// hbridgecontroller
module hbridgecontroller(
input PCLK, 				 
input PRESERN, 				 
input PSEL, 				 
input PENABLE, 				 
output wire PREADY, 		 
output wire PSLVERR,		 
input PWRITE,				 
input [31:0] PADDR,			 
input wire [31:0] PWDATA,	 
output reg [31:0] PRDATA,	 
output reg motor1_pwm,
output reg motor2_pwm,
output reg [1:0] motor1_ctrl,
output reg [1:0] motor2_ctrl
);
clock: 30.0 ns
lec_check: 0
abc_area: 1
cap_margin: 0
core_aspect_ratio: 1.59
core_margin: 8
core_utilization: 32
gpl_routability_driven: 1
hold_slack_margin: -0.01
min_routing_layer: met1
slew_margin: 35
run.sh (not shown) runs the stock make flow with config.mk's settings and CLKGATE_MAP_FILE=.
The first run passed the timing, design-rule and antenna checks.
==> next run, changes <==
- ABC_AREA: 1 -> not set
- CAP_MARGIN: 0 -> 20
- CORE_ASPECT_RATIO: 1.59 -> not set
- CORE_MARGIN: 8 -> 2
- CORE_UTILIZATION: 32 -> 17
- CTS_CLUSTER_SIZE: not set -> 69
- GPL_ROUTABILITY_DRIVEN: 1 -> not set
- HOLD_SLACK_MARGIN: -0.01 -> not set
- MIN_ROUTING_LAYER: met1 -> not set
- SLEW_MARGIN: 35 -> 20
=>
- via count goes up by 13%
- non-clock buffer count goes up by 5
- power goes down by 0.68%
- clock-buffer cell count does not change
- cell area goes up by 4.2%
- wire length goes up by 26%
- combinational power hardly moves

Starting RTL as in the previous note.
Settings: LEC_CHECK=0, ABC_AREA=0, CAP_MARGIN=20, CORE_MARGIN=2, CORE_UTILIZATION=71, CTS_CLUSTER_SIZE=29, PLACE_DENSITY_LB_ADDON=0.0, SETUP_SLACK_MARGIN=4.62, SLEW_MARGIN=20; clock period 15.4 ns.
The starting point died in clock tree synthesis (4_1_cts), error DPL-0038.
Next try:
==> flow/config.mk (replaced) <==
export PLATFORM = sky130hd
export DESIGN_NAME = hbridgecontroller
export DESIGN_NICKNAME = hbridgecontroller
export VERILOG_FILES = /design/flow/design.v
export SDC_FILE = /design/flow/constraint.sdc
export NUM_CORES = 4
export LEC_CHECK = 0
export CAP_MARGIN = 20
export CORE_MARGIN = 2
export CORE_UTILIZATION = 57
export SLEW_MARGIN = 20
==> flow/constraint.sdc (replaced) <==
create_clock -name core_clock -period 13.6 [get_ports {PCLK}]
set_input_delay 2.7200 -clock core_clock [delete_from_list [all_inputs] [get_ports {PCLK}]]
set_output_delay 2.7200 -clock core_clock [all_outputs]
set_load 0.01 [all_outputs]
Result: The new run completed, yet does not pass: setup timing; synthesized area is unchanged; synthesized cell count is unchanged; die size increases by 24%.
Next try:
--- a/flow/config.mk
+++ b/flow/config.mk
@@ -6,6 +6,10 @@
 export NUM_CORES = 4
 export LEC_CHECK = 0
+export ABC_AREA = 1
 export CAP_MARGIN = 20
 export CORE_MARGIN = 2
-export CORE_UTILIZATION = 57
+export CORE_UTILIZATION = 58
+export CTS_CLUSTER_DIAMETER = 348
+export CTS_CLUSTER_SIZE = 76
+export SETUP_SLACK_MARGIN = 2.36
 export SLEW_MARGIN = 20
Effect: The new run finished but fails on setup timing. Total power drops by about 2%. Utilization went down by 0.41 points. Clock power hardly moves.
Next try:
--- a/flow/config.mk
+++ b/flow/config.mk
@@ -9,7 +9,6 @@
 export CAP_MARGIN = 20
 export CORE_MARGIN = 2
-export CORE_UTILIZATION = 58
-export CTS_CLUSTER_DIAMETER = 348
-export CTS_CLUSTER_SIZE = 76
-export SETUP_SLACK_MARGIN = 2.36
+export CORE_UTILIZATION = 68
+export CTS_CLUSTER_DIAMETER = 302
+export CTS_CLUSTER_SIZE = 98
 export SLEW_MARGIN = 20
Outcome: This time the run never finished: it broke off in global routing (5_1_grt); synthesized area does not change; synthesized cell count is unchanged; die size goes down by 14%.
Next try:
--- a/flow/config.mk
+++ b/flow/config.mk
@@ -6,9 +6,6 @@
 export NUM_CORES = 4
 export LEC_CHECK = 0
-export ABC_AREA = 1
 export CAP_MARGIN = 20
 export CORE_MARGIN = 2
-export CORE_UTILIZATION = 68
-export CTS_CLUSTER_DIAMETER = 302
-export CTS_CLUSTER_SIZE = 98
+export CORE_UTILIZATION = 61
 export SLEW_MARGIN = 20
==> flow/constraint.sdc (replaced) <==
create_clock -name core_clock -period 17.3 [get_ports {PCLK}]
set_input_delay 3.4600 -clock core_clock [delete_from_list [all_inputs] [get_ports {PCLK}]]
set_output_delay 3.4600 -clock core_clock [all_outputs]
set_load 0.01 [all_outputs]
Outcome: Now the flow produced a clean layout; die area goes up by 11%; synthesized cell count goes down by 8.1%; area after synthesis goes down by about 0.6%.
Power is estimated from default activity; no workload was simulated.
